==> cedar <==
Design fp2_sub_add_correction, start of the top module:
module fp2_sub_add_correction
#(
  parameter RADIX = 32,
  parameter DIGITS = 14,
  parameter DIGITS_LOG = ( 
  (DIGITS <= 2) ? 1 : 
  (DIGITS <= 4) ? 2 : 
  (DIGITS <= 8) ? 3 : 
  (DIGITS <= 16) ? 4 : 
  (DIGITS <= 32) ? 5 : 
  (DIGITS <= 64) ? 6 : 
  (DIGITS <= 128) ? 7 : 
  (DIGITS <= 256) ? 8 : 
  (DIGITS <= 512) ? 9 : 
  (DIGITS <= 1024) ? 10 : 
  (DIGITS <= 2048) ? 11 : 
  (DIGITS <= 4096) ? 12 : 
  (DIGITS <= 8192) ? 13 : 
  (DIGITS <= 16384) ? 14 : 
  (DIGITS <= 32768) ? 15 : 
  (DIGITS <= 65536) ? 16 : 
  (DIGITS <= 131072) ? 17 : 
  (DIGITS <= 262144) ? 18 : 
  (DIGITS <= 524288) ? 19 : 
  (DIGITS <= 1048576) ? 20 : 
  (DIGITS <= 2097152) ? 21 : 
  (DIGITS <= 4194304) ? 22 : 
  (DIGITS <= 8388608) ? 23 : 
  (DIGITS <= 16777216) ? 24 : 
  (DIGITS <= 33554432) ? 25 : 
  (DIGITS <= 67108864) ? 26 : 
  (DIGITS <= 134217728) ? 27 : 
  (DIGITS <= 268435456) ? 28 : 
  (DIGITS <= 536870912) ? 29 : 
  (DIGITS <= 1073741824) ? 30 : 
  -1), 
  parameter FILE_CONST_PX2 = "px2.mem",
  parameter FILE_CONST_PX4 = "px4.mem"
)
(
  input wire start,
  input wire rst,
  input wire clk,
  input wire [2:0] cmd,  
  input wire extension_field_op,  
  output wire mem_a_0_rd_en,
  output wire [DIGITS_LOG-1:0] mem_a_0_rd_addr,
  input  wire [RADIX-1:0] mem_a_0_dout,
  output wire mem_a_1_rd_en,
  output wire [DIGITS_LOG-1:0] mem_a_1_rd_addr,
  input  wire [RADIX-1:0] mem_a_1_dout,
  output wire mem_b_0_rd_en,
  output wire [DIGITS_LOG-1:0] mem_b_0_rd_addr,
  input  wire [RADIX-1:0] mem_b_0_dout,
  output wire mem_b_1_rd_en,
  output wire [DIGITS_LOG-1:0] mem_b_1_rd_addr,
  input  wire [RADIX-1:0] mem_b_1_dout,
  output wire px2_mem_rd_en,
  output wire [DIGITS_LOG-1:0] px2_mem_rd_addr,
  input  wire [RADIX-1:0] px2_mem_dout,
  output wire px4_mem_rd_en,
  output wire [DIGITS_LOG-1:0] px4_mem_rd_addr,
  input  wire [RADIX-1:0] px4_mem_dout,
  input wire mem_c_0_rd_en,
  input wire [DIGITS_LOG-1:0] mem_c_0_rd_addr,
  output  wire [RADIX-1:0] mem_c_0_dout,
  input wire mem_c_1_rd_en,
  input wire [DIGITS_LOG-1:0] mem_c_1_rd_addr,
  output  wire [RADIX-1:0] mem_c_1_dout,
  output reg busy,
  output reg done
);
wire left_adder_start;
wire left_adder_digit_in_valid;
wire left_adder_carry_in;
wire [RADIX-1:0] left_adder_digit_a;
wire [RADIX-1:0] left_adder_digit_b;
  ...
clock: 4.64 ns
lec_check: 0
abc_area: 1
cap_margin: 25
cell_pad_in_sites_detail_placement: 1
cell_pad_in_sites_global_placement: 3
core_margin: 2
core_utilization: 41
cts_cluster_size: 22
gpl_routability_driven: 1
gpl_timing_driven: 0
hold_slack_margin: 0.15
min_routing_layer: met2
place_density: 0.85
slew_margin: 20
run.sh (not shown) runs the stock make flow with config.mk's settings and CLKGATE_MAP_FILE=.
==> inputs of quartz, as changes to cedar <==
ABC_AREA = not set   (was 1)
CAP_MARGIN = 20   (was 25)
CELL_PAD_IN_SITES_DETAIL_PLACEMENT = not set   (was 1)
CELL_PAD_IN_SITES_GLOBAL_PLACEMENT = not set   (was 3)
CORE_UTILIZATION = 67   (was 41)
CTS_CLUSTER_SIZE = 32   (was 22)
GPL_ROUTABILITY_DRIVEN = not set   (was 1)
GPL_TIMING_DRIVEN = not set   (was 0)
HOLD_SLACK_MARGIN = not set   (was 0.15)
MIN_ROUTING_LAYER = not set   (was met2)
PLACE_DENSITY = not set   (was 0.85)
SETUP_SLACK_MARGIN = 0.75   (was not set)
==> flow/constraint.sdc (replaced) <==
create_clock -name core_clock -period 3.08 [get_ports {clk}]
set_input_delay 0.6160 -clock core_clock [delete_from_list [all_inputs] [get_ports {clk}]]
set_output_delay 0.6160 -clock core_clock [all_outputs]
set_load 0.01 [all_outputs]
==> notes <==
cedar produced a layout that fails on negative setup slack. quartz finished but fails on negative setup slack.
In quartz the cell count is lower than in cedar, by about 30%.
Of cedar and quartz, quartz has the higher non-clock buffer count (gap 349).
Against quartz, the sequential share of layout area of cedar is higher by 2.0 points.
Against quartz, the die size of cedar is higher by 66%.
In cedar the clock power is lower than in quartz, by 32%.
Between quartz and cedar, the lower via count is in quartz (gap 29%, measured against cedar).
In quartz the cell area is larger than in cedar, by about 3.7%.
Against quartz, the clock-buffer cell count of cedar is higher by 9.
Clock skew: cedar is lower than quartz (0.066 ns).
Power is estimated from default activity; no workload was simulated.
